**flow/run.sh**
```bash
#!/bin/bash
# the make line also repeats each setting of config.mk as NAME=value (left out here)
make -C /OpenROAD-flow-scripts/flow DESIGN_CONFIG=/design/flow/config.mk WORK_HOME=/design/flow/orfs CLKGATE_MAP_FILE= finish
```
**flow/config.mk**
```make
export PLATFORM = sky130hd
export DESIGN_NAME = JAM
export DESIGN_NICKNAME = JAM
export VERILOG_FILES = /design/flow/design.v
export SDC_FILE = /design/flow/constraint.sdc
export NUM_CORES = 4
export LEC_CHECK = 0
export CAP_MARGIN = 20
export CORE_MARGIN = 2
export CORE_UTILIZATION = 65
export HOLD_SLACK_MARGIN = -0.1
export SETUP_SLACK_MARGIN = -0.69
export SLEW_MARGIN = 20
export TNS_END_PERCENT = 5
```
**flow/constraint.sdc**
```tcl
create_clock -name core_clock -period 13.1 [get_ports {CLK}]
set_input_delay 2.6200 -clock core_clock [delete_from_list [all_inputs] [get_ports {CLK}]]
set_output_delay 2.6200 -clock core_clock [all_outputs]
set_load 0.01 [all_outputs]
```
**flow/design.v**
```verilog
module JAM (
input CLK,
input RST,
output reg [2:0] W,
output reg [2:0] J,
input [6:0] Cost,
output reg [3:0] MatchCount,
output reg [9:0] MinCost,
output reg Valid );
reg [2:0] n_state;
reg [2:0] c_state;
reg [2:0] max_index;
reg [2:0] max;
reg [2:0] sortlist [0:7];
reg directions [0:7];
reg sortable;
reg [2:0] list_index;
reg [9:0] cost_sum;
reg [9:0] cost_min;
parameter IDLE          = 3'd0,
          CAL_COST      = 3'd1,
          MIN_CONFIRM   = 3'd2,
          MOVE          = 3'd3,
          FIN           = 3'd4
;
always@(posedge CLK or posedge RST) begin
    if (RST) c_state <= IDLE;
    else c_state <= n_state;
end
always@(*) begin
    case(c_state)
        IDLE : n_state = CAL_COST;
        CAL_COST : n_state = (W == 3'd7) ? MIN_CONFIRM : c_state;
        MIN_CONFIRM : n_state = MOVE;
        MOVE : n_state = (sortable == 1'b0) ? FIN : CAL_COST;
        default : n_state = c_state;
    endcase
end
always @(posedge CLK or posedge RST) begin
    if(RST) list_index <= 3'd0;
    else if(n_state == CAL_COST) list_index <= list_index + 3'd1;
    else list_index <= 3'd0;
end
always @(posedge CLK or posedge RST) begin
    if(RST)begin
        sortlist[0] <= 3'd0;
        sortlist[1] <= 3'd1;
        sortlist[2] <= 3'd2;
        sortlist[3] <= 3'd3;
        sortlist[4] <= 3'd4;
        sortlist[5] <= 3'd5;
        sortlist[6] <= 3'd6;
        sortlist[7] <= 3'd7;
    end
    else if(c_state == MOVE && sortable == 1'b1)begin
        if(directions[sortlist[max_index]] == 1'b0)begin
            sortlist[max_index] <= sortlist[max_index-1];
            sortlist[max_index-1] <= sortlist[max_index];
        end
        else if(directions[sortlist[max_index]] == 1'b1)begin
            sortlist[max_index] <= sortlist[max_index+1];
            sortlist[max_index+1] <= sortlist[max_index];
        end
    end
end
always @(posedge CLK or posedge RST) begin
    if(RST)begin
        directions[0] <= 1'b0;
        directions[1] <= 1'b0;
        directions[2] <= 1'b0;
        directions[3] <= 1'b0;
        directions[4] <= 1'b0;
        directions[5] <= 1'b0;
        directions[6] <= 1'b0;
        directions[7] <= 1'b0;
    end
    else if(c_state == MOVE && sortable == 1'b1)begin
        directions[sortlist[0]] <= (sortlist[max_index] < sortlist[0]) ? ~directions[sortlist[0]] : directions[sortlist[0]];
        directions[sortlist[1]] <= (sortlist[max_index] < sortlist[1]) ? ~directions[sortlist[1]] : directions[sortlist[1]];
        directions[sortlist[2]] <= (sortlist[max_index] < sortlist[2]) ? ~directions[sortlist[2]] : directions[sortlist[2]];
        directions[sortlist[3]] <= (sortlist[max_index] < sortlist[3]) ? ~directions[sortlist[3]] : directions[sortlist[3]];
        directions[sortlist[4]] <= (sortlist[max_index] < sortlist[4]) ? ~directions[sortlist[4]] : directions[sortlist[4]];
        directions[sortlist[5]] <= (sortlist[max_index] < sortlist[5]) ? ~directions[sortlist[5]] : directions[sortlist[5]];
        directions[sortlist[6]] <= (sortlist[max_index] < sortlist[6]) ? ~directions[sortlist[6]] : directions[sortlist[6]];
        directions[sortlist[7]] <= (sortlist[max_index] < sortlist[7]) ? ~directions[sortlist[7]] : directions[sortlist[7]];
    end
end
always @(*) begin
    begin
        max_index = 3'd0;
        max = 3'd0;
        if(max < sortlist[0] && (directions[sortlist[0]] == 1'b1 && sortlist[0] > sortlist[1]))begin
            max = sortlist[0];
            max_index = 3'd0;
        end
        if(max < sortlist[1] &&((directions[sortlist[1]] == 1'b0 && sortlist[1] > sortlist[0])||(directions[sortlist[1]] == 1'b1 && sortlist[1] > sortlist[2])))begin
            max = sortlist[1];
            max_index = 3'd1;
        end
        if(max < sortlist[2] &&((directions[sortlist[2]] == 1'b0 && sortlist[2] > sortlist[1])||(directions[sortlist[2]] == 1'b1 && sortlist[2] > sortlist[3])))begin
            max = sortlist[2];
            max_index = 3'd2;
        end
        if(max < sortlist[3] &&((directions[sortlist[3]] == 1'b0 && sortlist[3] > sortlist[2])||(directions[sortlist[3]] == 1'b1 && sortlist[3] > sortlist[4])))begin
            max = sortlist[3];
            max_index = 3'd3;
        end
        if(max < sortlist[4] &&((directions[sortlist[4]] == 1'b0 && sortlist[4] > sortlist[3])||(directions[sortlist[4]] == 1'b1 && sortlist[4] > sortlist[5])))begin
            max = sortlist[4];
            max_index = 3'd4;
        end
        if(max < sortlist[5] &&((directions[sortlist[5]] == 1'b0 && sortlist[5] > sortlist[4])||(directions[sortlist[5]] == 1'b1 && sortlist[5] > sortlist[6])))begin
            max = sortlist[5];
            max_index = 3'd5;
        end
        if(max < sortlist[6] &&((directions[sortlist[6]] == 1'b0 && sortlist[6] > sortlist[5])||(directions[sortlist[6]] == 1'b1 && sortlist[6] > sortlist[7])))begin
            max = sortlist[6];
            max_index = 3'd6;
        end
        if(max < sortlist[7] &&((directions[sortlist[7]] == 1'b0 && sortlist[7] > sortlist[6])))begin
            max = sortlist[7];
            max_index = 3'd7;
        end
    end
end
always @(*) begin
    sortable = 1'b0;
    sortable = ( directions[sortlist[0]] == 1'b1 && sortlist[0] > sortlist[1]) ? 1'b1 : sortable;
    sortable = ((directions[sortlist[1]] == 1'b0 && sortlist[1] > sortlist[0])||(directions[sortlist[1]] == 1'b1 && sortlist[1] > sortlist[2])) ? 1'b1 : sortable;
    sortable = ((directions[sortlist[2]] == 1'b0 && sortlist[2] > sortlist[1])||(directions[sortlist[2]] == 1'b1 && sortlist[2] > sortlist[3])) ? 1'b1 : sortable;
    sortable = ((directions[sortlist[3]] == 1'b0 && sortlist[3] > sortlist[2])||(directions[sortlist[3]] == 1'b1 && sortlist[3] > sortlist[4])) ? 1'b1 : sortable;
    sortable = ((directions[sortlist[4]] == 1'b0 && sortlist[4] > sortlist[3])||(directions[sortlist[4]] == 1'b1 && sortlist[4] > sortlist[5])) ? 1'b1 : sortable;
    sortable = ((directions[sortlist[5]] == 1'b0 && sortlist[5] > sortlist[4])||(directions[sortlist[5]] == 1'b1 && sortlist[5] > sortlist[6])) ? 1'b1 : sortable;
    sortable = ((directions[sortlist[6]] == 1'b0 && sortlist[6] > sortlist[5])||(directions[sortlist[6]] == 1'b1 && sortlist[6] > sortlist[7])) ? 1'b1 : sortable;
    sortable = ( directions[sortlist[7]] == 1'b0 && sortlist[7] > sortlist[6]) ? 1'b1 : sortable;
end
always @(posedge CLK or posedge RST) begin
    if(RST) W <= 3'd0;
    else if(c_state == CAL_COST) W <= list_index;
end
always @(*) begin
    J = sortlist[W];
end
always @(posedge CLK or posedge RST) begin
    if(RST) cost_sum <= 10'd0;
    else if(c_state == CAL_COST) cost_sum <= cost_sum + Cost;
    else cost_sum <= 10'd0;
end
always @(posedge CLK or posedge RST) begin
    if(RST) cost_min <= 10'd1023;
    else if(c_state == MIN_CONFIRM) cost_min <= (cost_min > cost_sum) ? cost_sum : cost_min;
end
always @(posedge CLK or posedge RST) begin
    if(RST) MinCost <= 10'd0;
    else if(c_state == FIN) MinCost <= cost_min;
end
always @(posedge CLK or posedge RST) begin
    if(RST) MatchCount <= 4'd0;
    else if(c_state == MIN_CONFIRM)begin
        if(cost_min > cost_sum) MatchCount <= 4'd1;
        else if(cost_min == cost_sum) MatchCount <= MatchCount + 4'd1;
    end
end
always @(posedge CLK or posedge RST) begin
    if(RST) Valid <= 1'b0;
    else if(c_state == FIN) Valid <= 1'b1;
end
endmodule
```
==> CHANGELOG.md, run 1 <==
### Metrics

* Final net count at 1332
* Remaining routing DRC violations at 0
* Critical Path End Type: register
* CTS tree: built
* Seq pwr share at 40.1%
* Drt first-iter violations at 2103
* Net count after synthesis at 1239
* Synth logic family: AND-OR/OR-AND gates
* First-pass DRT Iterations at 13
* Capture endpoint of the worst hold path: list_index[0]
* Group drawing the most power: registers
* Startpoint types: register
* Timing-limited maximum frequency at 0.0743 GHz
* Internal power at approximately 0.53 mW
* Die X at between 100 and 150 um
* Clock distribution power at between 0.2 and 0.3 mW
* Final Max Slew Viols at 0
* Complex-gate fraction of the synthesized area at between 20% and 30%
* Cell type with the largest total area: sky130_fd_sc_hd__dfrtp_1
* Flop+latch power at between 0.3 and 0.4 mW
* Flop and latch count out of synthesis at 78
* CORE AREA at between 0.01 and 0.015 mm2
* Count of antenna-violating nets left after detailed routing at 0
* Boundary Pins at 30
* Area fraction in mux cells at 10.3%
* Top post-synthesis cells by count: sky130_fd_sc_hd__nand2_1 (114), sky130_fd_sc_hd__nor2_1 (72), sky130_fd_sc_hd__ha_1 (71)
* Count of cells along the worst register-to-register path at 68
* Cells in synth_stat.txt at about 1.2k
* Data required time of the critical path at roughly 13000 ps
* Global-route wire length before repair at 55600 um
* Number of logged tool warnings at 29
* Arrival @ worst endpoint at approximately 14000 ps
* Post-Synthesis Cell Area at 0.00921 mm2
* XOR/XNOR Fraction of Synth Area at under 10%
* Cell type group with the largest total delay on the critical path: simple AND/OR/NAND/NOR gates
* Initial antenna violation count at 2
* RSZ-0062 raised after global routing: true
* Static leakage at 4.57 nW
* Wire per inst at 26.0 um
* Post-synthesis instance total at about 1.2k
* Via count at 10.8k
* Remaining Overflow, GRT at 0
* Comb power at between 0.2 and 0.25 mW
* Die extent in y at 123 um
* H-tree depth at 3
* Number of clock sinks at around 78
* IR drop worst, VDD at ~130 uV
* Initial Utilization at 66.3%
* Critical path capture point: directions[2]
* Count of standard-cell rows at 43
* Relative contribution of combinational cells to total power at 27.3%
* Part of the power in the clock network at around 33%
* Worst Setup Slack post-DPL at -468 ps
* Worst setup path category: reg -> reg
* Tmin final at 13470 ps
* Relative max-transition margin at 25.4%
* Largest cells by area: sky130_fd_sc_hd__dfrtp_1 (15%), sky130_fd_sc_hd__ha_1 (9.6%), sky130_fd_sc_hd__dfstp_2 (6.6%), sky130_fd_sc_hd__mux2_2 (4.9%), sky130_fd_sc_hd__nand2_1 (4.6%)
* Post-Route Hold Slack at 476 ps
* Crit Reg-Reg Endpoint: directions[2]
* Hold Path Origin: list_index[0]
* Average footprint of a synthesized cell at 7.95 um2
* Final Skew at 12.4 ps
* GRT Resource Usage Total at 49.1%
* Basic-gate share of the synthesized area counting and, or, nand and nor cells at between 20% and 30%
* Number of buffer and inverter stages on the critical path at 5
* Hold violation total from the final report at 0
* Area fraction of the dominant cell type after synthesis at 14.9%
* Diodes inserted at 0
* Reg2Reg Setup Slack at -370 ps
* Number of buffers inserted during clock tree synthesis at 9
* Pin slew with the least headroom to its limit at between 1000 and 1500 ps
* Clk Tree Root Cell: sky130_fd_sc_hd__clkbuf_16
* Maximum number of pins on one net before global-route repair at 79
* Weighted congestion at the end of routability-driven global placement at 1.09
* Post-layout worst setup margin at -366 ps
* Number of buffers inserted by port buffering at 29
* Total of warnings raised by yosys at 3
* Number of different library cells in the post-synthesis netlist at 93
* Async S/R FF share, synth at about 100%
* Number of cells on the critical path at 68
* Post-Route WL at 37300 um
* Post-DP HPWL at 26200 um
* Most common reg cell: sky130_fd_sc_hd__dfrtp_1
* Causes of the layout check failure: setup timing
* Vias in the first global route at 9795
* Power density cells at 72.5 mW/mm2
* Total chip power at 0.792 mW
* Reg-to-reg startpoint: sortlist[1][0]
* Later-pin clock latency in the skew report at 340 ps
* Dominant cell by count in the synthesized netlist: sky130_fd_sc_hd__nand2_1
* Depth of the worst hold-timing path at 1
* Count of flip-flops with a built-in enable after synthesis at 0
* Post-Synth Adder-Cell Area at 9.87%
* Path category of the worst min-delay check: reg -> reg
* Syn-to-layout area delta at 18.8%
* Clock Path Buffers at 2
* Vias per std cell at around 7.5
* Library cell appearing most often on the critical path: sky130_fd_sc_hd__nand2_1
* Final critical-path share of the clock period at 103%
* Total die size at 0.0151 mm2
* Maximum fanout along the worst path at 9
* Clock edge transition at the registers on the reported setup and hold paths at ~70 ps
* Slowest library cell on the worst path: sky130_fd_sc_hd__dfstp_2
* Outcome: finished with violations
* Max stage delay on crit path at approximately 530 ps
* Power spent charging and discharging nets at 0.262 mW
* Switching power as a share of total power at between 30% and 40%
* Source of the critical timing path: sortlist[1][0]
* Number of max-capacitance violations reported at 0
* Setup-violating endpoint count in the final report at 30
* Register area share after synthesis at 21.5%
* Yosys-reported design area after synthesis at about 0.009 mm2
## area by class of cell
class,count,area [um2]
Clock inverter,7,72.6
Fill cell,992,2950
Clock buffer,9,225
Multi-Input combinational cell,957,7000
Tap cell,180,225
Timing Repair Buffer,151,1220
Sequential cell,78,1980
Inverter,54,210
## repair_timing
item                                    CTS  global route
endpoints found under the setup margin    0            32
resized                                   0            39
hold buffers                              0             0
buffers inserted                          0             2
## per-layer routing
metal	wire, um	GRT usage, %
met5	13	2.78
met4	3480	31.6
met3	5730	20.6
met2	14900	69.3
met1	13300	61.2
## through the flow
step,utilization [%],setup TNS [ps],instance area (um2),std cells
after CTS,77.5,-10790,10800,1434
after global placement,75.3,0,10500,1418
after global routing,78.8,-28090,10900,1436
after detailed placement,75.3,-9670,10500,1418
after floorplan,-,-8480,9340,1158
final,78.8,-5170,10900,1436
==> run 2, diff against run 1 <==
Settings changed: ABC_AREA set to 1, HOLD_SLACK_MARGIN -0.1 to -0.09, SETUP_SLACK_MARGIN -0.69 to -0.55.
Clock period 13.1 ns to 9.4 ns, I/O delays scaled along.
==> run 2 against run 1 <==
The flow now stops in global routing. Die size shrank 2.2%. Synthesized cell count grew 19%. Area after synthesis shrank 2.3%.
==> CHANGELOG.md, run 2 <==
## Flow update

* Count of standard-cell rows at 42 (was 43)
* Number of clock sinks at 78 (unchanged)
* Largest cells by area: sky130_fd_sc_hd__dfrtp_1 (15%), sky130_fd_sc_hd__nand2_1 (14%), sky130_fd_sc_hd__ha_1 (9.9%), sky130_fd_sc_hd__inv_1 (7.6%), sky130_fd_sc_hd__o21ai_0 (7.4%) (was sky130_fd_sc_hd__dfrtp_1 (15%), sky130_fd_sc_hd__ha_1 (9.6%), sky130_fd_sc_hd__dfstp_2 (6.6%), sky130_fd_sc_hd__mux2_2 (4.9%), sky130_fd_sc_hd__nand2_1 (4.6%))
* Top post-synthesis cells by count: sky130_fd_sc_hd__nand2_1 (333), sky130_fd_sc_hd__inv_1 (182), sky130_fd_sc_hd__o21ai_0 (133) (was sky130_fd_sc_hd__nand2_1 (114), sky130_fd_sc_hd__nor2_1 (72), sky130_fd_sc_hd__ha_1 (71))
* Dominant cell by count in the synthesized netlist: sky130_fd_sc_hd__nand2_1 (unchanged)
* Error text reported by the tool: [ERROR GRT-0232] Routing congestion too high. Check the congestion heatmap in the GUI.
* Number of buffers inserted by port buffering at 29 (unchanged)
* Cell type with the largest total area: sky130_fd_sc_hd__dfrtp_1 (unchanged)
* Register area share after synthesis at 22.0% (was 21.5%)
* Boundary Pins at 30 (unchanged)
* Clk Tree Root Cell: sky130_fd_sc_hd__clkbuf_16 (unchanged)
* Area fraction of the dominant cell type after synthesis at 15.3% (was 14.9%)
* Die extent in y at 122 um (was 123 um)
* Post-synthesis instance total at 1375 (was 1158)
* Remaining Overflow, GRT at 60
* Post-Synthesis Cell Area at 0.00899 mm2 (was 0.00921 mm2)
* Placed Instances at 1715 (was 1418)
* Post-DP HPWL at 26400 um (was 26200 um)
* Async S/R FF share, synth at 100% (unchanged)
* Total die size at 0.0148 mm2 (was 0.0151 mm2)
* Area fraction in mux cells at 0% (was 10.3%)
* Net count after synthesis at 1456 (was 1239)
* Most common reg cell: sky130_fd_sc_hd__dfrtp_1 (unchanged)
* H-tree depth at 3 (unchanged)
* Complex-gate fraction of the synthesized area at 22.2% (was 27.4%)
* Number of different library cells in the post-synthesis netlist at 67 (was 93)
* Weighted congestion at the end of routability-driven global placement at 1.13 (was 1.09)
* XOR/XNOR Fraction of Synth Area at 0.292% (was 1.81%)
* Synth logic family: simple AND/OR/NAND/NOR gates (was AND-OR/OR-AND gates)
* Number of buffers inserted during clock tree synthesis at 9 (unchanged)
* Die X at 122 um (was 123 um)
* GRT Resource Usage Total at a little under 80%
* Post-Synth Adder-Cell Area at 10.1% (was 9.87%)
* Total placed instance area at 0.0106 mm2 (was 0.0105 mm2)
* Clock Path Buffers at 2 (unchanged)
* Yosys-reported design area after synthesis at 0.00899 mm2 (was 0.00921 mm2)
* Total of warnings raised by yosys at 3 (unchanged)
* Cells in synth_stat.txt at 1375 (was 1158)
* Outcome: aborted with a tool error (was finished with violations)
* CORE AREA at 0.0134 mm2 (was 0.0139 mm2)
* Average footprint of a synthesized cell at 6.54 um2 (was 7.95 um2)
* Basic-gate share of the synthesized area counting and, or, nand and nor cells at 33.8% (was 23.6%)
* Count of flip-flops with a built-in enable after synthesis at 0 (unchanged)
* Initial Utilization at 67.1% (was 66.3%)
* Stopping stage: global routing
* Flop and latch count out of synthesis at 78 (unchanged)
-- run 2: repair_timing --
item	CTS
hold buffers	0
setup buffers	19
gates cloned	1
pin swaps	24
resized	41
setup endpoints to repair	32
-- run 2: stage by stage --
step	worst slack (ps)	hold slack [ps]
floorplan	-519	427
global placement	-397	451
CTS	-615	464
detailed placement	-1070	454
-- run 2: routing by layer --
layer,GRT usage [%],overflow
met5,45.1,2
met4,69.1,29
met3,69.0,0
met2,87.8,28
met1,79.7,1
==> run 3, diff against run 2 <==
Settings changed: CORE_UTILIZATION 65 to 68, CTS_CLUSTER_SIZE set to 99, HOLD_SLACK_MARGIN -0.09 to unset, PLACE_DENSITY set to 0.36, SETUP_SLACK_MARGIN -0.55 to unset, TNS_END_PERCENT 5 to unset.
Clock period 9.4 ns to 8.56 ns, I/O delays scaled along.
==> run 3 against run 2 <==
The run again fails in global routing. Die size down 4.3%. Area after synthesis unchanged. Synthesized cell count unchanged.
==> CHANGELOG.md, run 3 <==
## Flow update

* Outcome: aborted with a tool error (unchanged)
* Stopping stage: global routing (unchanged)
* Error text reported by the tool: [ERROR GRT-0116] Global routing finished with congestion. Check the congestion regions in the DRC Viewer. (was [ERROR GRT-0232] Routing congestion too high. Check the congestion heatmap in the GUI.)
* Total of warnings raised by yosys at 3 (unchanged)
* Net count after synthesis at 1456 (unchanged)
* Total die size at 0.0142 mm2 (was 0.0148 mm2)
* Worst Setup Slack post-DPL at -1400 ps (was -1070 ps)
* Top post-synthesis cells by count: sky130_fd_sc_hd__nand2_1 (333), sky130_fd_sc_hd__inv_1 (182), sky130_fd_sc_hd__o21ai_0 (133) (unchanged)
* Clk Tree Root Cell: sky130_fd_sc_hd__clkbuf_16 (unchanged)
* CORE AREA at 0.0131 mm2 (was 0.0134 mm2)
* Number of buffers inserted by port buffering at 29 (unchanged)
* Largest cells by area: sky130_fd_sc_hd__dfrtp_1 (15%), sky130_fd_sc_hd__nand2_1 (14%), sky130_fd_sc_hd__ha_1 (9.9%), sky130_fd_sc_hd__inv_1 (7.6%), sky130_fd_sc_hd__o21ai_0 (7.4%) (unchanged)
* Count of standard-cell rows at 42 (unchanged)
* XOR/XNOR Fraction of Synth Area at 0.292% (unchanged)
* Synth logic family: simple AND/OR/NAND/NOR gates (unchanged)
* Post-DP HPWL at 27400 um (was 26400 um)
* Clock Path Buffers at 2 (unchanged)
* Basic-gate share of the synthesized area counting and, or, nand and nor cells at 33.8% (unchanged)
* Cell type with the largest total area: sky130_fd_sc_hd__dfrtp_1 (unchanged)
* Post-Synth Adder-Cell Area at 10.1% (unchanged)
* Die extent in y at 119 um (was 122 um)
* Boundary Pins at 30 (unchanged)
* Cells in synth_stat.txt at 1375 (unchanged)
* Dominant cell by count in the synthesized netlist: sky130_fd_sc_hd__nand2_1 (unchanged)
* GRT Resource Usage Total at 90.4%
* Area fraction in mux cells at 0% (unchanged)
* Number of clock sinks at 78 (unchanged)
* Number of buffers inserted during clock tree synthesis at 9 (unchanged)
* Initial Utilization at 68.7% (was 67.1%)
* Post-Synthesis Cell Area at 0.00899 mm2 (unchanged)
* H-tree depth at 3 (unchanged)
* Complex-gate fraction of the synthesized area at 22.2% (unchanged)
* Area fraction of the dominant cell type after synthesis at 15.3% (unchanged)
* Die X at 119 um (was 122 um)
* Most common reg cell: sky130_fd_sc_hd__dfrtp_1 (unchanged)
* Average footprint of a synthesized cell at 6.54 um2 (unchanged)
* Yosys-reported design area after synthesis at 0.00899 mm2 (unchanged)
* Weighted congestion at the end of routability-driven global placement at 1.17 (was 1.13)
* Flop and latch count out of synthesis at 78 (unchanged)
* Count of flip-flops with a built-in enable after synthesis at 0 (unchanged)
* Post-cts hold-fix buffer tally at 0 (unchanged)
* Remaining Overflow, GRT at between 400 and 500
* Post-synthesis instance total at 1375 (unchanged)
* Async S/R FF share, synth at 100% (unchanged)
* Number of different library cells in the post-synthesis netlist at 67 (unchanged)
* Register area share after synthesis at 22.0% (unchanged)
## run 3: per-stage QoR
step / cell area [um2] / std cells / setup TNS [ps] / hold WS (ps)
detailed placement: 11100 / 1747 / -39230 / 464
floorplan: 9240 / 1375 / -16710 / 427
global placement: 11100 / 1747 / -24650 / 452
CTS: 12400 / 1821 / -36070 / 481
## run 3: routing by layer
metal | global-route usage (%) | GRT overflow
met1 | 87.3 | 9
met2 | 105 | 250
met3 | 76.9 | 13
met4 | 94.9 | 138
met5 | 54.0 | 8
## run 3: repair_timing
action / 4_1_cts
setup buffers: 54
gates cloned: 5
gates resized: 161
pin swaps: 89
hold endpoints to repair: 0
endpoints found under the setup margin: 32
==> run 4, diff against run 3 <==
Settings changed: CELL_PAD_IN_SITES_DETAIL_PLACEMENT set to 0, CORE_ASPECT_RATIO set to 0.98, CORE_UTILIZATION 68 to 72, CTS_CLUSTER_DIAMETER set to 247, CTS_CLUSTER_SIZE 99 to unset, HOLD_SLACK_MARGIN set to 0.29, PLACE_DENSITY 0.36 to unset, SETUP_SLACK_MARGIN set to -0.74, SLEW_MARGIN 20 to 5, TNS_END_PERCENT set to 80.
Clock period 8.56 ns to 9.51 ns, I/O delays scaled along.
==> run 4 against run 3 <==
The flow again stops in global routing. Synthesized cell count did not move. Die size shrank 5.4%. Area after synthesis is the same.
==> CHANGELOG.md, run 4 <==
## Flow update

* Die X at 117 um (was 119 um)
* Synth logic family: simple AND/OR/NAND/NOR gates (unchanged)
* Number of buffers inserted by port buffering at 29 (unchanged)
* Clk Tree Root Cell: sky130_fd_sc_hd__clkbuf_16 (unchanged)
* Register area share after synthesis at 22.0% (unchanged)
* H-tree depth at 3 (unchanged)
* Total of warnings raised by yosys at 3 (unchanged)
* Count of flip-flops with a built-in enable after synthesis at 0 (unchanged)
* CORE AREA at 0.0122 mm2 (was 0.0131 mm2)
* Top post-synthesis cells by count: sky130_fd_sc_hd__nand2_1 (333), sky130_fd_sc_hd__inv_1 (182), sky130_fd_sc_hd__o21ai_0 (133) (unchanged)
* Stopping stage: global routing (unchanged)
* Dominant cell by count in the synthesized netlist: sky130_fd_sc_hd__nand2_1 (unchanged)
* Post-Synthesis Cell Area at 0.00899 mm2 (unchanged)
* Outcome: aborted with a tool error (unchanged)
* Clock Path Buffers at 2 (unchanged)
* Basic-gate share of the synthesized area counting and, or, nand and nor cells at 33.8% (unchanged)
* Area fraction of the dominant cell type after synthesis at 15.3% (unchanged)
* Post-Synth Adder-Cell Area at 10.1% (unchanged)
* Area fraction in mux cells at 0% (unchanged)
* Initial Utilization at 73.6% (was 68.7%)
* Number of buffers inserted during clock tree synthesis at 9 (unchanged)
* Cell type with the largest total area: sky130_fd_sc_hd__dfrtp_1 (unchanged)
* Net count after synthesis at 1456 (unchanged)
* Flop and latch count out of synthesis at 78 (unchanged)
* Weighted congestion at the end of routability-driven global placement at 1.16 (was 1.17)
* Placed Instances at 1697 (was 1747)
* Die extent in y at 115 um (was 119 um)
* Total die size at 0.0134 mm2 (was 0.0142 mm2)
* Boundary Pins at 30 (unchanged)
* Count of standard-cell rows at 40 (was 42)
* Cells in synth_stat.txt at 1375 (unchanged)
* Remaining Overflow, GRT at 3
* Number of different library cells in the post-synthesis netlist at 67 (unchanged)
* Number of clock sinks at 78 (unchanged)
* Post-DP HPWL at 25900 um (was 27400 um)
* Complex-gate fraction of the synthesized area at 22.2% (unchanged)
* Largest cells by area: sky130_fd_sc_hd__dfrtp_1 (15%), sky130_fd_sc_hd__nand2_1 (14%), sky130_fd_sc_hd__ha_1 (9.9%), sky130_fd_sc_hd__inv_1 (7.6%), sky130_fd_sc_hd__o21ai_0 (7.4%) (unchanged)
* Average footprint of a synthesized cell at 6.54 um2 (unchanged)
* GRT Resource Usage Total at around 67%
* Async S/R FF share, synth at 100% (unchanged)
* Yosys-reported design area after synthesis at 0.00899 mm2 (unchanged)
* Post-synthesis instance total at 1375 (unchanged)
* XOR/XNOR Fraction of Synth Area at 0.292% (unchanged)
* Most common reg cell: sky130_fd_sc_hd__dfrtp_1 (unchanged)
* Error text reported by the tool: [ERROR GRT-0232] Routing congestion too high. Check the congestion heatmap in the GUI. (was [ERROR GRT-0116] Global routing finished with congestion. Check the congestion regions in the DRC Viewer.)
run 4: timing repair:
action,CTS
gates cloned,0
setup buffers,6
resized,27
pin swaps,11
setup endpoints to repair,32
hold buffers,0
run 4: metal layers:
metal  track usage, %  GRT overflow
met5             11.4             0
met4             52.8             0
met3             52.9             0
met2             84.5             2
met1             72.5             1
run 4: metrics by stage:
stage / TNS (ps) / setup slack, ps / cell area (um2)
after floorplan: -10990 / -701 / 9000
after global placement: -14870 / -577 / 10500
after detailed placement: -40980 / -1410 / 10500
after CTS: -20410 / -723 / 11000
==> run 5, diff against run 4 <==
Settings changed: ABC_AREA 1 to unset, CELL_PAD_IN_SITES_DETAIL_PLACEMENT 0 to unset, CORE_ASPECT_RATIO 0.98 to unset, CORE_UTILIZATION 72 to 65, CTS_CLUSTER_DIAMETER 247 to unset, HOLD_SLACK_MARGIN 0.29 to -0.1, SETUP_SLACK_MARGIN -0.74 to 3.12, SLEW_MARGIN 5 to 20, TNS_END_PERCENT 80 to 5.
Clock period 9.51 ns to 11.4 ns, I/O delays scaled along.
==> run 5 against run 4 <==
The flow again stops in global routing. Die size up 13%. Synthesized cell count down 16%. Area after synthesis up 2.4%.
==> CHANGELOG.md, run 5 <==
## Flow update

* Die X at 123 um (was 117 um)
* Remaining Overflow, GRT at 46
* GRT Resource Usage Total at between 70 and 80%
* Clk Tree Root Cell: sky130_fd_sc_hd__clkbuf_16 (unchanged)
* Total of warnings raised by yosys at 3 (unchanged)
* Most common reg cell: sky130_fd_sc_hd__dfrtp_1 (unchanged)
* Stopping stage: global routing (unchanged)
* Error text reported by the tool: [ERROR GRT-0232] Routing congestion too high. Check the congestion heatmap in the GUI. (unchanged)
* Number of buffers inserted by port buffering at 29 (unchanged)
* Async S/R FF share, synth at 100% (unchanged)
* Number of different library cells in the post-synthesis netlist at 93 (was 67)
* Net count after synthesis at 1239 (was 1456)
* Worst Setup Slack post-DPL at -2240 ps (was -1410 ps)
* Number of buffers inserted during clock tree synthesis at 9 (unchanged)
* Outcome: aborted with a tool error (unchanged)
* Top post-synthesis cells by count: sky130_fd_sc_hd__nand2_1 (114), sky130_fd_sc_hd__nor2_1 (72), sky130_fd_sc_hd__ha_1 (71) (was sky130_fd_sc_hd__nand2_1 (333), sky130_fd_sc_hd__inv_1 (182), sky130_fd_sc_hd__o21ai_0 (133))
* Area fraction in mux cells at 10.3% (was 0%)
* Average footprint of a synthesized cell at 7.95 um2 (was 6.54 um2)
* Total die size at 0.0151 mm2 (was 0.0134 mm2)
* Cell type with the largest total area: sky130_fd_sc_hd__dfrtp_1 (unchanged)
* Largest cells by area: sky130_fd_sc_hd__dfrtp_1 (15%), sky130_fd_sc_hd__ha_1 (9.6%), sky130_fd_sc_hd__dfstp_2 (6.6%), sky130_fd_sc_hd__mux2_2 (4.9%), sky130_fd_sc_hd__nand2_1 (4.6%) (was sky130_fd_sc_hd__dfrtp_1 (15%), sky130_fd_sc_hd__nand2_1 (14%), sky130_fd_sc_hd__ha_1 (9.9%), sky130_fd_sc_hd__inv_1 (7.6%), sky130_fd_sc_hd__o21ai_0 (7.4%))
* Clock Path Buffers at 2 (unchanged)
* Area fraction of the dominant cell type after synthesis at 14.9% (was 15.3%)
* Die extent in y at 123 um (was 115 um)
* XOR/XNOR Fraction of Synth Area at 1.81% (was 0.292%)
* Register area share after synthesis at 21.5% (was 22.0%)
* Basic-gate share of the synthesized area counting and, or, nand and nor cells at 23.6% (was 33.8%)
* Post-cts hold-fix buffer tally at 0 (unchanged)
* Flop and latch count out of synthesis at 78 (unchanged)
* CORE AREA at 0.0139 mm2 (was 0.0122 mm2)
* Number of clock sinks at 78 (unchanged)
* Cells in synth_stat.txt at 1158 (was 1375)
* Post-Synth Adder-Cell Area at 9.87% (was 10.1%)
* Weighted congestion at the end of routability-driven global placement at 1.13 (was 1.16)
* Synth logic family: AND-OR/OR-AND gates (was simple AND/OR/NAND/NOR gates)
* Count of flip-flops with a built-in enable after synthesis at 0 (unchanged)
* H-tree depth at 3 (unchanged)
* Initial Utilization at 66.3% (was 73.6%)
* Dominant cell by count in the synthesized netlist: sky130_fd_sc_hd__nand2_1 (unchanged)
* Complex-gate fraction of the synthesized area at 27.4% (was 22.2%)
* Count of standard-cell rows at 43 (was 40)
* Post-synthesis instance total at 1158 (was 1375)
* Boundary Pins at 30 (unchanged)
* Yosys-reported design area after synthesis at 0.00921 mm2 (was 0.00899 mm2)
* Post-DP HPWL at 29800 um (was 25900 um)
* Post-Synthesis Cell Area at 0.00921 mm2 (was 0.00899 mm2)
run 5: per-stage QoR:
step / hold slack [ps] / instances / instance area (um2)
floorplan: 379 / 1158 / 9570
global placement: 449 / 1540 / 11600
detailed placement: 451 / 1540 / 11600
CTS: 469 / 1590 / 12300
run 5: what timing repair did:
item,CTS
pin swaps,42
setup buffers,34
resized,49
endpoints found under the setup margin,32
run 5: metal layers:
layer	GRT usage [%]	overflow
met1	77.9	2
met2	91.1	19
met3	65.9	0
met4	72.7	25
met5	34.4	0
==> run 6, diff against run 5 <==
Settings changed: ABC_AREA set to 1, CORE_ASPECT_RATIO set to 0.5, CORE_UTILIZATION 65 to 72, CTS_CLUSTER_DIAMETER set to 396, CTS_CLUSTER_SIZE set to 97, HOLD_SLACK_MARGIN -0.1 to unset, SETUP_SLACK_MARGIN 3.12 to unset, TNS_END_PERCENT 5 to unset.
Clock period 11.4 ns to 7.78 ns, I/O delays scaled along.
==> run 6 against run 5 <==
The run fails in clock tree synthesis. Area after synthesis fell by 2.3%. Die size fell by 11%. Synthesized cell count rose by 19%.
==> CHANGELOG.md, run 6 <==
## Flow update

* Post-DP HPWL at 31300 um (was 29800 um)
* Total of warnings raised by yosys at 3 (unchanged)
* Outcome: aborted with a tool error (unchanged)
* Total die size at 0.0135 mm2 (was 0.0151 mm2)
* Area fraction of the dominant cell type after synthesis at 15.3% (was 14.9%)
* Worst Setup Slack post-DPL at -2570 ps (was -2240 ps)
* Initial Utilization at 75.1% (was 66.3%)
* Error text reported by the tool: [ERROR DPL-0038] Utilization greater than 100%, impossible to legalize (was [ERROR GRT-0232] Routing congestion too high. Check the congestion heatmap in the GUI.)
* Count of standard-cell rows at 28 (was 43)
* XOR/XNOR Fraction of Synth Area at 0.292% (was 1.81%)
* Die extent in y at 83.0 um (was 123 um)
* Yosys-reported design area after synthesis at 0.00899 mm2 (was 0.00921 mm2)
* Number of different library cells in the post-synthesis netlist at 67 (was 93)
* CORE AREA at 0.0120 mm2 (was 0.0139 mm2)
* Die X at 162 um (was 123 um)
* Register area share after synthesis at 22.0% (was 21.5%)
* Cells in synth_stat.txt at 1375 (was 1158)
* Dominant cell by count in the synthesized netlist: sky130_fd_sc_hd__nand2_1 (unchanged)
* Net count after synthesis at 1456 (was 1239)
* Stopping stage: clock tree synthesis (was global routing)
* Flop and latch count out of synthesis at 78 (unchanged)
* Most common reg cell: sky130_fd_sc_hd__dfrtp_1 (unchanged)
* Weighted congestion at the end of routability-driven global placement at 1.31 (was 1.13)
* Largest cells by area: sky130_fd_sc_hd__dfrtp_1 (15%), sky130_fd_sc_hd__nand2_1 (14%), sky130_fd_sc_hd__ha_1 (9.9%), sky130_fd_sc_hd__inv_1 (7.6%), sky130_fd_sc_hd__o21ai_0 (7.4%) (was sky130_fd_sc_hd__dfrtp_1 (15%), sky130_fd_sc_hd__ha_1 (9.6%), sky130_fd_sc_hd__dfstp_2 (6.6%), sky130_fd_sc_hd__mux2_2 (4.9%), sky130_fd_sc_hd__nand2_1 (4.6%))
* Boundary Pins at 30 (unchanged)
* Count of flip-flops with a built-in enable after synthesis at 0 (unchanged)
* Area fraction in mux cells at 0% (was 10.3%)
* Synth logic family: simple AND/OR/NAND/NOR gates (was AND-OR/OR-AND gates)
* Basic-gate share of the synthesized area counting and, or, nand and nor cells at 33.8% (was 23.6%)
* Average footprint of a synthesized cell at 6.54 um2 (was 7.95 um2)
* Async S/R FF share, synth at 100% (unchanged)
* Post-synthesis instance total at 1375 (was 1158)
* Complex-gate fraction of the synthesized area at 22.2% (was 27.4%)
* Number of buffers inserted by port buffering at 29 (unchanged)
* Post-Synthesis Cell Area at 0.00899 mm2 (was 0.00921 mm2)
* Top post-synthesis cells by count: sky130_fd_sc_hd__nand2_1 (333), sky130_fd_sc_hd__inv_1 (182), sky130_fd_sc_hd__o21ai_0 (133) (was sky130_fd_sc_hd__nand2_1 (114), sky130_fd_sc_hd__nor2_1 (72), sky130_fd_sc_hd__ha_1 (71))
* Cell type with the largest total area: sky130_fd_sc_hd__dfrtp_1 (unchanged)
* Post-Synth Adder-Cell Area at 10.1% (was 9.87%)
-- run 6: metrics by stage --
stage	hold WS [ps]	util, %	cell area, um2	total power [mW]	std cells
floorplan	427	-	9240	0.693	1375
global placement	446	92.2	11000	0.751	1738
detailed placement	462	92.3	11100	0.816	1739
==> run 7, diff against run 6 <==
Settings changed: ABC_AREA 1 to unset, CORE_ASPECT_RATIO 0.5 to unset, CORE_UTILIZATION 72 to 68, CTS_CLUSTER_DIAMETER 396 to unset, CTS_CLUSTER_SIZE 97 to unset, HOLD_SLACK_MARGIN set to -0.09, SETUP_SLACK_MARGIN set to -0.82, TNS_END_PERCENT set to 5.
Clock period 7.78 ns to 11.7 ns, I/O delays scaled along.
==> run 7 against run 6 <==
Die size rose by 7.7%. The flow stops in global routing. Synthesized cell count fell by 16%. Area after synthesis rose by 2.4%.
==> CHANGELOG.md, run 7 <==
## Flow update

* Outcome: aborted with a tool error (unchanged)
* Stopping stage: global routing (was clock tree synthesis)
* Error text reported by the tool: [ERROR GRT-0116] Global routing finished with congestion. Check the congestion regions in the DRC Viewer. (was [ERROR DPL-0038] Utilization greater than 100%, impossible to legalize)
* Number of buffers inserted during clock tree synthesis at 9
* Net count after synthesis at 1239 (was 1456)
* Cell type with the largest total area: sky130_fd_sc_hd__dfrtp_1 (unchanged)
* Clock Path Buffers at 2
* Flop and latch count out of synthesis at 78 (unchanged)
* Register area share after synthesis at 21.5% (was 22.0%)
* CORE AREA at 0.0132 mm2 (was 0.0120 mm2)
* Synth logic family: AND-OR/OR-AND gates (was simple AND/OR/NAND/NOR gates)
* Count of flip-flops with a built-in enable after synthesis at 0 (unchanged)
* Weighted congestion at the end of routability-driven global placement at 1.16 (was 1.31)
* Async S/R FF share, synth at 100% (unchanged)
* Clk Tree Root Cell: sky130_fd_sc_hd__clkbuf_16
* Total placed instance area at 0.0116 mm2 (was 0.0111 mm2)
* Dominant cell by count in the synthesized netlist: sky130_fd_sc_hd__nand2_1 (unchanged)
* Cells in synth_stat.txt at 1158 (was 1375)
* Post-synthesis instance total at 1158 (was 1375)
* H-tree depth at 3
* Die extent in y at 120 um (was 83.0 um)
* Top post-synthesis cells by count: sky130_fd_sc_hd__nand2_1 (114), sky130_fd_sc_hd__nor2_1 (72), sky130_fd_sc_hd__ha_1 (71) (was sky130_fd_sc_hd__nand2_1 (333), sky130_fd_sc_hd__inv_1 (182), sky130_fd_sc_hd__o21ai_0 (133))
* Basic-gate share of the synthesized area counting and, or, nand and nor cells at 23.6% (was 33.8%)
* Initial Utilization at 69.5% (was 75.1%)
* Post-DP HPWL at 30000 um (was 31300 um)
* Total die size at 0.0145 mm2 (was 0.0135 mm2)
* Number of different library cells in the post-synthesis netlist at 93 (was 67)
* Post-Synth Adder-Cell Area at 9.87% (was 10.1%)
* Complex-gate fraction of the synthesized area at 27.4% (was 22.2%)
* Yosys-reported design area after synthesis at 0.00921 mm2 (was 0.00899 mm2)
* Boundary Pins at 30 (unchanged)
* Area fraction in mux cells at 10.3% (was 0%)
* Average footprint of a synthesized cell at 7.95 um2 (was 6.54 um2)
* Count of standard-cell rows at 42 (was 28)
* Number of buffers inserted by port buffering at 29 (unchanged)
* Remaining Overflow, GRT at 66
* Largest cells by area: sky130_fd_sc_hd__dfrtp_1 (15%), sky130_fd_sc_hd__ha_1 (9.6%), sky130_fd_sc_hd__dfstp_2 (6.6%), sky130_fd_sc_hd__mux2_2 (4.9%), sky130_fd_sc_hd__nand2_1 (4.6%) (was sky130_fd_sc_hd__dfrtp_1 (15%), sky130_fd_sc_hd__nand2_1 (14%), sky130_fd_sc_hd__ha_1 (9.9%), sky130_fd_sc_hd__inv_1 (7.6%), sky130_fd_sc_hd__o21ai_0 (7.4%))
* GRT Resource Usage Total at ~80%
* Area fraction of the dominant cell type after synthesis at 14.9% (was 15.3%)
* XOR/XNOR Fraction of Synth Area at 1.81% (was 0.292%)
* Die X at 120 um (was 162 um)
* Number of clock sinks at 78
* Post-Synthesis Cell Area at 0.00921 mm2 (was 0.00899 mm2)
* Most common reg cell: sky130_fd_sc_hd__dfrtp_1 (unchanged)
* Total of warnings raised by yosys at 3 (unchanged)
* Post-cts hold-fix buffer tally at 0
## run 7: layer usage
layer  overflow  track usage [%]
met5          0             32.7
met4         26             73.0
met3          3             64.7
met2         36             92.4
met1          1             80.6
## run 7: repair_timing
| item | CTS |
|---|---|
| resized | 57 |
| buffers inserted | 36 |
| cloned | 1 |
| endpoints found under the setup margin | 32 |
| pin swaps | 55 |
## run 7: stage by stage
stage | power (mW) | setup WS, ps | utilization [%] | std cells | setup TNS [ps]
floorplan | 0.515 | -1730 | - | 1158 | -48670
global placement | 0.577 | -1260 | 87.4 | 1539 | -34510
detailed placement | 0.605 | -1870 | 87.4 | 1539 | -54860
CTS | 0.916 | -1380 | 93.6 | 1591 | -40670
==> run 8, diff against run 7 <==
Settings changed: ABC_AREA set to 1, CAP_MARGIN 20 to 0, CORE_UTILIZATION 68 to 72, CTS_CLUSTER_DIAMETER set to 381, CTS_CLUSTER_SIZE set to 10, HOLD_SLACK_MARGIN -0.09 to 0.3, PLACE_DENSITY set to 0.38, SETUP_SLACK_MARGIN -0.82 to 4.33, TNS_END_PERCENT 5 to 10.
Clock period 11.7 ns to 14.6 ns, I/O delays scaled along.
==> run 8 against run 7 <==
The run again fails in global routing. Area after synthesis is 2.3% lower. Die size shrank 7.5%. Synthesized cell count grew 19%.
==> CHANGELOG.md, run 8 <==
## Flow update

* Total placed instance area at 0.00928 mm2 (was 0.0116 mm2)
* Cells in synth_stat.txt at 1375 (was 1158)
* Complex-gate fraction of the synthesized area at 22.2% (was 27.4%)
* Weighted congestion at the end of routability-driven global placement at 1.17 (was 1.16)
* Total of warnings raised by yosys at 3 (unchanged)
* CORE AREA at 0.0121 mm2 (was 0.0132 mm2)
* XOR/XNOR Fraction of Synth Area at 0.292% (was 1.81%)
* Die X at 116 um (was 120 um)
* Number of clock sinks at 78 (unchanged)
* Area fraction of the dominant cell type after synthesis at 15.3% (was 14.9%)
* Remaining Overflow, GRT at 130
* Error text reported by the tool: [ERROR GRT-0232] Routing congestion too high. Check the congestion heatmap in the GUI. (was [ERROR GRT-0116] Global routing finished with congestion. Check the congestion regions in the DRC Viewer.)
* Area fraction in mux cells at 0% (was 10.3%)
* Die extent in y at 116 um (was 120 um)
* Post-Synthesis Cell Area at 0.00899 mm2 (was 0.00921 mm2)
* Basic-gate share of the synthesized area counting and, or, nand and nor cells at 33.8% (was 23.6%)
* Clock Path Buffers at 2 (unchanged)
* Number of buffers inserted by port buffering at 29 (unchanged)
* Async S/R FF share, synth at 100% (unchanged)
* Cell type with the largest total area: sky130_fd_sc_hd__dfrtp_1 (unchanged)
* Post-cts hold-fix buffer tally at 0 (unchanged)
* Register area share after synthesis at 22.0% (was 21.5%)
* Stopping stage: global routing (unchanged)
* Net count after synthesis at 1456 (was 1239)
* Count of flip-flops with a built-in enable after synthesis at 0 (unchanged)
* Synth logic family: simple AND/OR/NAND/NOR gates (was AND-OR/OR-AND gates)
* Largest cells by area: sky130_fd_sc_hd__dfrtp_1 (15%), sky130_fd_sc_hd__nand2_1 (14%), sky130_fd_sc_hd__ha_1 (9.9%), sky130_fd_sc_hd__inv_1 (7.6%), sky130_fd_sc_hd__o21ai_0 (7.4%) (was sky130_fd_sc_hd__dfrtp_1 (15%), sky130_fd_sc_hd__ha_1 (9.6%), sky130_fd_sc_hd__dfstp_2 (6.6%), sky130_fd_sc_hd__mux2_2 (4.9%), sky130_fd_sc_hd__nand2_1 (4.6%))
* Clk Tree Root Cell: sky130_fd_sc_hd__clkbuf_16 (unchanged)
* Dominant cell by count in the synthesized netlist: sky130_fd_sc_hd__nand2_1 (unchanged)
* Initial Utilization at 74.3% (was 69.5%)
* Average footprint of a synthesized cell at 6.54 um2 (was 7.95 um2)
* Number of different library cells in the post-synthesis netlist at 67 (was 93)
* GRT Resource Usage Total at between 80% and 90%
* Boundary Pins at 30 (unchanged)
* Number of buffers inserted during clock tree synthesis at 9 (unchanged)
* Most common reg cell: sky130_fd_sc_hd__dfrtp_1 (unchanged)
* Post-Synth Adder-Cell Area at 10.1% (was 9.87%)
* Flop and latch count out of synthesis at 78 (unchanged)
* Outcome: aborted with a tool error (unchanged)
* Post-synthesis instance total at 1375 (was 1158)
* Post-DP HPWL at 23500 um (was 30000 um)
* Top post-synthesis cells by count: sky130_fd_sc_hd__nand2_1 (333), sky130_fd_sc_hd__inv_1 (182), sky130_fd_sc_hd__o21ai_0 (133) (was sky130_fd_sc_hd__nand2_1 (114), sky130_fd_sc_hd__nor2_1 (72), sky130_fd_sc_hd__ha_1 (71))
* H-tree depth at 3 (unchanged)
* Count of standard-cell rows at 40 (was 42)
* Total die size at 0.0134 mm2 (was 0.0145 mm2)
* Yosys-reported design area after synthesis at 0.00899 mm2 (was 0.00921 mm2)
[run 8: metrics by stage]
step                instances  worst slack, ps
detailed placement       1536             2370
CTS                      1573             4350
floorplan                1375             4390
global placement         1536             2810
[run 8: metal layers]
layer	overflow	GRT usage, %
met3	4	70.8
met4	51	81.0
met1	6	83.8
met5	1	50.4
met2	68	95.2
[run 8: repair_timing]
action,CTS
setup buffers,21
endpoints found under the setup margin,32
resized,42
pin swaps,11
==> run 9, diff against run 8 <==
Settings changed: CAP_MARGIN 0 to 20, CELL_PAD_IN_SITES_DETAIL_PLACEMENT set to 0, CORE_ASPECT_RATIO set to 0.81, CTS_CLUSTER_DIAMETER 381 to 95, CTS_CLUSTER_SIZE 10 to 17, HOLD_SLACK_MARGIN 0.3 to unset, PLACE_DENSITY 0.38 to unset, PLACE_DENSITY_LB_ADDON set to 0.29, SETUP_SLACK_MARGIN 4.33 to -0.45, SLEW_MARGIN 20 to 5, TNS_END_PERCENT 10 to 80.
Clock period 14.6 ns to 9.45 ns, I/O delays scaled along.
==> run 9 against run 8 <==
The run again fails in global routing. Synthesized cell count is the same. Die size about the same. Area after synthesis did not move.
==> CHANGELOG.md, run 9 <==
## Flow update

* Area fraction of the dominant cell type after synthesis at 15.3% (unchanged)
* Post-Synth Adder-Cell Area at 10.1% (unchanged)
* Async S/R FF share, synth at 100% (unchanged)
* Synth logic family: simple AND/OR/NAND/NOR gates (unchanged)
* Top post-synthesis cells by count: sky130_fd_sc_hd__nand2_1 (333), sky130_fd_sc_hd__inv_1 (182), sky130_fd_sc_hd__o21ai_0 (133) (unchanged)
* Area fraction in mux cells at 0% (unchanged)
* XOR/XNOR Fraction of Synth Area at 0.292% (unchanged)
* H-tree depth at 3 (unchanged)
* Complex-gate fraction of the synthesized area at 22.2% (unchanged)
* Number of buffers inserted during clock tree synthesis at 9 (unchanged)
* Number of different library cells in the post-synthesis netlist at 67 (unchanged)
* Number of clock sinks at 78 (unchanged)
* Total die size at 0.0134 mm2 (about the same)
* Weighted congestion at the end of routability-driven global placement at 1.20 (was 1.17)
* Number of buffers inserted by port buffering at 29 (unchanged)
* Basic-gate share of the synthesized area counting and, or, nand and nor cells at 33.8% (unchanged)
* Average footprint of a synthesized cell at 6.54 um2 (unchanged)
* Post-DP HPWL at 27500 um (was 23500 um)
* Count of flip-flops with a built-in enable after synthesis at 0 (unchanged)
* Dominant cell by count in the synthesized netlist: sky130_fd_sc_hd__nand2_1 (unchanged)
* Error text reported by the tool: [ERROR GRT-0116] Global routing finished with congestion. Check the congestion regions in the DRC Viewer. (was [ERROR GRT-0232] Routing congestion too high. Check the congestion heatmap in the GUI.)
* Largest cells by area: sky130_fd_sc_hd__dfrtp_1 (15%), sky130_fd_sc_hd__nand2_1 (14%), sky130_fd_sc_hd__ha_1 (9.9%), sky130_fd_sc_hd__inv_1 (7.6%), sky130_fd_sc_hd__o21ai_0 (7.4%) (unchanged)
* Post-cts hold-fix buffer tally at 0 (unchanged)
* Cell type with the largest total area: sky130_fd_sc_hd__dfrtp_1 (unchanged)
* Boundary Pins at 30 (unchanged)
* Cells in synth_stat.txt at 1375 (unchanged)
* GRT Resource Usage Total at 91.8%
* Post-Synthesis Cell Area at 0.00899 mm2 (unchanged)
* Clock Path Buffers at 2 (unchanged)
* Count of standard-cell rows at 36 (was 40)
* Total of warnings raised by yosys at 3 (unchanged)
* Flop and latch count out of synthesis at 78 (unchanged)
* Stopping stage: global routing (unchanged)
* Register area share after synthesis at 22.0% (unchanged)
* Clk Tree Root Cell: sky130_fd_sc_hd__clkbuf_16 (unchanged)
* Outcome: aborted with a tool error (unchanged)
* Most common reg cell: sky130_fd_sc_hd__dfrtp_1 (unchanged)
* CORE AREA at 0.0121 mm2 (about the same)
* Remaining Overflow, GRT at roughly 250
* Die X at 128 um (was 116 um)
* Yosys-reported design area after synthesis at 0.00899 mm2 (unchanged)
* Net count after synthesis at 1456 (unchanged)
* Total placed instance area at 0.0105 mm2 (was 0.00928 mm2)
* Post-synthesis instance total at 1375 (unchanged)
* Initial Utilization at 74.2% (was 74.3%)
* Die extent in y at 105 um (was 116 um)
## run 9: repair_timing
item	in CTS
buffers inserted	28
resized	112
pin swaps	64
endpoints found under the setup margin	32
cloned	1
## run 9: metrics by stage
| stage | setup TNS, ps | setup WS (ps) | instances |
|---|---|---|---|
| floorplan | -2950 | -400 | 1375 |
| global placement | -5250 | -405 | 1680 |
| CTS | -10740 | -462 | 1720 |
| detailed placement | -26640 | -1070 | 1680 |
## run 9: per-layer routing
metal / overflow / track usage [%]
met5: 2 / 61.6
met3: 14 / 86.0
met4: 89 / 93.2
met1: 16 / 90.4
met2: 133 / 100
==> run 10, diff against run 9 <==
Settings changed: CELL_PAD_IN_SITES_DETAIL_PLACEMENT 0 to unset, CORE_ASPECT_RATIO 0.81 to unset, CORE_UTILIZATION 72 to 65, CTS_CLUSTER_DIAMETER 95 to unset, CTS_CLUSTER_SIZE 17 to unset, HOLD_SLACK_MARGIN set to 0.3, PLACE_DENSITY_LB_ADDON 0.29 to unset, SETUP_SLACK_MARGIN -0.45 to -0.7, SLEW_MARGIN 5 to 20, TNS_END_PERCENT 80 to 5.
Clock period 9.45 ns to 9.29 ns, I/O delays scaled along.
==> run 10 against run 9 <==
The flow again stops in global routing. Area after synthesis did not move. Die size rose by 10%. Synthesized cell count did not move.
==> CHANGELOG.md, run 10 <==
## Flow update

* Area fraction in mux cells at 0% (unchanged)
* Complex-gate fraction of the synthesized area at 22.2% (unchanged)
* Post-DP HPWL at 27500 um (about the same)
* Post-cts hold-fix buffer tally at 0 (unchanged)
* GRT Resource Usage Total at 76.0%
* Total of warnings raised by yosys at 3 (unchanged)
* Post-Synth Adder-Cell Area at 10.1% (unchanged)
* Total die size at 0.0148 mm2 (was 0.0134 mm2)
* Weighted congestion at the end of routability-driven global placement at 1.16 (was 1.20)
* Async S/R FF share, synth at 100% (unchanged)
* Initial Utilization at 67.1% (was 74.2%)
* Count of standard-cell rows at 42 (was 36)
* Die extent in y at 122 um (was 105 um)
* Number of different library cells in the post-synthesis netlist at 67 (unchanged)
* Register area share after synthesis at 22.0% (unchanged)
* Number of buffers inserted by port buffering at 29 (unchanged)
* Count of flip-flops with a built-in enable after synthesis at 0 (unchanged)
* Cells in synth_stat.txt at 1375 (unchanged)
* Stopping stage: global routing (unchanged)
* Clk Tree Root Cell: sky130_fd_sc_hd__clkbuf_16 (unchanged)
* XOR/XNOR Fraction of Synth Area at 0.292% (unchanged)
* Boundary Pins at 30 (unchanged)
* Outcome: aborted with a tool error (unchanged)
* Number of buffers inserted during clock tree synthesis at 9 (unchanged)
* Net count after synthesis at 1456 (unchanged)
* Area fraction of the dominant cell type after synthesis at 15.3% (unchanged)
* Post-synthesis instance total at 1375 (unchanged)
* Top post-synthesis cells by count: sky130_fd_sc_hd__nand2_1 (333), sky130_fd_sc_hd__inv_1 (182), sky130_fd_sc_hd__o21ai_0 (133) (unchanged)
* Flop and latch count out of synthesis at 78 (unchanged)
* Yosys-reported design area after synthesis at 0.00899 mm2 (unchanged)
* CORE AREA at 0.0134 mm2 (was 0.0121 mm2)
* Clock Path Buffers at 2 (unchanged)
* Average footprint of a synthesized cell at 6.54 um2 (unchanged)
* Synth logic family: simple AND/OR/NAND/NOR gates (unchanged)
* Most common reg cell: sky130_fd_sc_hd__dfrtp_1 (unchanged)
* Largest cells by area: sky130_fd_sc_hd__dfrtp_1 (15%), sky130_fd_sc_hd__nand2_1 (14%), sky130_fd_sc_hd__ha_1 (9.9%), sky130_fd_sc_hd__inv_1 (7.6%), sky130_fd_sc_hd__o21ai_0 (7.4%) (unchanged)
* Post-Synthesis Cell Area at 0.00899 mm2 (unchanged)
* Cell type with the largest total area: sky130_fd_sc_hd__dfrtp_1 (unchanged)
* Remaining Overflow, GRT at 47
* Basic-gate share of the synthesized area counting and, or, nand and nor cells at 33.8% (unchanged)
* Dominant cell by count in the synthesized netlist: sky130_fd_sc_hd__nand2_1 (unchanged)
* H-tree depth at 3 (unchanged)
* Number of clock sinks at 78 (unchanged)
* Error text reported by the tool: [ERROR GRT-0232] Routing congestion too high. Check the congestion heatmap in the GUI. (was [ERROR GRT-0116] Global routing finished with congestion. Check the congestion regions in the DRC Viewer.)
* Placed Instances at 1730 (was 1680)
* Worst Setup Slack post-DPL at -1320 ps (was -1070 ps)
* Die X at 122 um (was 128 um)
[run 10: timing repair]
action | CTS
setup buffers | 20
pin swaps | 31
gates resized | 44
endpoints found under the setup margin | 32
[run 10: layer usage]
metal | GRT overflow | global-route usage, %
met5 | 0 | 44.1
met4 | 18 | 68.6
met3 | 2 | 64.4
met2 | 27 | 89.0
met1 | 0 | 78.2
[run 10: per-stage QoR]
stage,TNS (ps),cell area [um2],hold slack (ps)
after detailed placement,-38010,10700,460
after floorplan,-9920,9020,427
after global placement,-17160,10700,452
after CTS,-18920,11400,480
==> run 11, diff against run 10 <==
Settings changed: ABC_AREA 1 to unset, CORE_UTILIZATION 65 to 56, HOLD_SLACK_MARGIN 0.3 to unset, SETUP_SLACK_MARGIN -0.7 to 2.48, TNS_END_PERCENT 5 to unset.
Clock period 9.29 ns to 8.65 ns, I/O delays scaled along.
==> run 11 against run 10 <==
Now fails the layout checks on capacitance limit, slew limit, setup timing. Die size grew 18%. Area after synthesis grew 2.4%. Synthesized cell count shrank 16%.
==> CHANGELOG.md, run 11 <==
### Metrics

* Basic-gate share of the synthesized area counting and, or, nand and nor cells at 23.6% (was 33.8%)
* Critical path capture point: sortlist[0][2]
* Cell type with the largest total area: sky130_fd_sc_hd__dfrtp_1 (unchanged)
* Area fraction in mux cells at 10.3% (was 0%)
* Async S/R FF share, synth at 100% (unchanged)
* Causes of the layout check failure: capacitance limit, slew limit, setup timing
* Setup-violating endpoint count in the final report at 32
* Net count after synthesis at 1239 (was 1456)
* Die extent in y at 132 um (was 122 um)
* Clk Tree Root Cell: sky130_fd_sc_hd__clkbuf_16 (unchanged)
* Clock Path Buffers at 2 (unchanged)
* CTS tree: built
* Post-Synthesis Cell Area at 0.00921 mm2 (was 0.00899 mm2)
* GRT Resource Usage Total at 47.3%
* Power spent charging and discharging nets at 0.413 mW
* Count of antenna-violating nets left after detailed routing at 0
* Group drawing the most power: registers
* Top post-synthesis cells by count: sky130_fd_sc_hd__nand2_1 (114), sky130_fd_sc_hd__nor2_1 (72), sky130_fd_sc_hd__ha_1 (71) (was sky130_fd_sc_hd__nand2_1 (333), sky130_fd_sc_hd__inv_1 (182), sky130_fd_sc_hd__o21ai_0 (133))
* Post-DP HPWL at 30000 um (was 27500 um)
* Number of max-capacitance violations reported at 1
* Yosys-reported design area after synthesis at 0.00921 mm2 (was 0.00899 mm2)
* Count of flip-flops with a built-in enable after synthesis at 0 (unchanged)
* Number of clock sinks at 78 (unchanged)
* Flop and latch count out of synthesis at 78 (unchanged)
* Depth of the worst hold-timing path at 1
* Count of cells along the worst register-to-register path at ~69
* Number of logged tool warnings at 31
* Number of buffers inserted by port buffering at 29 (unchanged)
* RSZ-0062 raised after global routing: true
* Reg2Reg Setup Slack at -5050 ps
* Dominant cell by count in the synthesized netlist: sky130_fd_sc_hd__nand2_1 (unchanged)
* Count of standard-cell rows at 46 (was 42)
* Post-route core utilization at 85.1%
* Largest cells by area: sky130_fd_sc_hd__dfrtp_1 (15%), sky130_fd_sc_hd__ha_1 (9.6%), sky130_fd_sc_hd__dfstp_2 (6.6%), sky130_fd_sc_hd__mux2_2 (4.9%), sky130_fd_sc_hd__nand2_1 (4.6%) (was sky130_fd_sc_hd__dfrtp_1 (15%), sky130_fd_sc_hd__nand2_1 (14%), sky130_fd_sc_hd__ha_1 (9.9%), sky130_fd_sc_hd__inv_1 (7.6%), sky130_fd_sc_hd__o21ai_0 (7.4%))
* Complex-gate fraction of the synthesized area at 27.4% (was 22.2%)
* Hold violation total from the final report at 0
* Synth logic family: AND-OR/OR-AND gates (was simple AND/OR/NAND/NOR gates)
* Boundary Pins at 30 (unchanged)
* Remaining routing DRC violations at 0
* Post-layout worst setup margin at -5050 ps
* Internal power at 0.841 mW
* Post-Route WL at 45800 um
* Weighted congestion at the end of routability-driven global placement at 1.07 (was 1.16)
* Final critical-path share of the clock period at 158%
* Initial Utilization at 57.5% (was 67.1%)
* Slowest library cell on the worst path: sky130_fd_sc_hd__dfrtp_2
* Wire per inst at between 20 and 30 um
* Source of the critical timing path: sortlist[0][2]
* Hold Path Origin: list_index[0]
* Comb power at 0.335 mW
* Number of buffer and inverter stages on the critical path at 10
* Max stage delay on crit path at 450 ps
* Final net count at 1562
* Flop+latch power at 0.482 mW
* Outcome: finished with violations (was aborted with a tool error)
* Power density cells at 92.1 mW/mm2
* Via count at 12.3k
* CORE AREA at 0.0160 mm2 (was 0.0134 mm2)
* Vias per std cell at 7.20
* Cells in synth_stat.txt at 1158 (was 1375)
* Total of warnings raised by yosys at 3 (unchanged)
* Data required time of the critical path at 8880 ps
* Average footprint of a synthesized cell at 7.95 um2 (was 6.54 um2)
* First-pass DRT Iterations at 12
* H-tree depth at 3 (unchanged)
* Worst setup path category: reg -> reg
* Number of different library cells in the post-synthesis netlist at 93 (was 67)
* Register area share after synthesis at 21.5% (was 22.0%)
* Area fraction of the dominant cell type after synthesis at 14.9% (was 15.3%)
* Drt first-iter violations at about 2.2k
* IR drop worst, VDD at slightly above 200 uV
* Seq pwr share at a little under two fifths
* Final design area excluding fillers at 0.0136 mm2
* Global-route wire length before repair at 64000 um
* Crit Reg-Reg Endpoint: sortlist[0][2]
* Maximum number of pins on one net before global-route repair at about 80
* Die X at 132 um (was 122 um)
* Post-synthesis instance total at 1158 (was 1375)
* Timing-limited maximum frequency at 0.0730 GHz
* Remaining Overflow, GRT at 0
* Post-Synth Adder-Cell Area at 9.87% (was 10.1%)
* Final Skew at 10.3 ps
* Initial antenna violation count at 1
* Switching power as a share of total power at around 33%
* Relative max-transition margin at -26.9%
* Most common reg cell: sky130_fd_sc_hd__dfrtp_1 (unchanged)
* Static leakage at approximately 5.9 nW
* Post-cts hold-fix buffer tally at 0 (unchanged)
* Clock edge transition at the registers on the reported setup and hold paths at 60 ps
* Part of the power in the clock network at 34.9%
* Number of buffers inserted during clock tree synthesis at 9 (unchanged)
* Tmin final at 13700 ps
* Critical Path End Type: register
* Clock distribution power at around 0.44 mW
* Cell type group with the largest total delay on the critical path: AND-OR/OR-AND gates
* Maximum fanout along the worst path at 5
* Final Max Slew Viols at 4
* Vias in the first global route at 11.4k
* XOR/XNOR Fraction of Synth Area at 1.81% (was 0.292%)
* Arrival @ worst endpoint at 13930 ps
* Path category of the worst min-delay check: reg -> reg
* Total placed instance area at 0.0119 mm2 (was 0.0107 mm2)
* Later-pin clock latency in the skew report at 350 ps
* Total die size at 0.0175 mm2 (was 0.0148 mm2)
* Startpoint types: register
* Reg-to-reg startpoint: sortlist[0][2]
* Capture endpoint of the worst hold path: list_index[0]
* Pin slew with the least headroom to its limit at 1900 ps
* Number of cells on the critical path at between 60 and 70
* Syn-to-layout area delta at 47.9%
* Relative contribution of combinational cells to total power at 26.7%
## run 11: timing repair
action                                  in CTS  in global routing
buffers inserted                            49                 27
gates resized                               75                101
gates cloned                                 0                  0
pin swaps                                   53                 72
hold endpoints to repair                     0                  0
endpoints found under the setup margin      32                 32
## run 11: layout make-up
class	instances	area [um2]
diodes	1	2.50
clock buffers	10	239
fillers	933	2380
flip-flops and latches	78	1980
repair buffers	381	3070
inverters	54	223
clock inverters	6	95.1
well taps	216	270
multi-input cells	957	7740
## run 11: layer usage
metal	routed length (um)	track usage [%]	vias to the layer above
met1	15700	58.0	5633
met2	18900	72.9	1151
li1	-	-	5041
met4	4130	29.2	0
met5	0	0	-
met3	6990	14.5	435
## run 11: stage by stage
stage          hold slack, ps  cells  power, mW  setup TNS, ps  setup slack (ps)
3_5_place_dp              458   1610      0.810        -148000             -4770
3_3_place_gp              449   1610      0.787        -130960             -4240
2_1_floorplan             379   1158      0.696        -145570             -4770
4_1_cts                   468   1675       1.24        -133260             -4290
6_report                  465   1703       1.25        -158300             -5050
5_1_grt                   505   1702       1.31        -173770             -5550
No activity file was given, so power comes from the tool's default toggle rates.
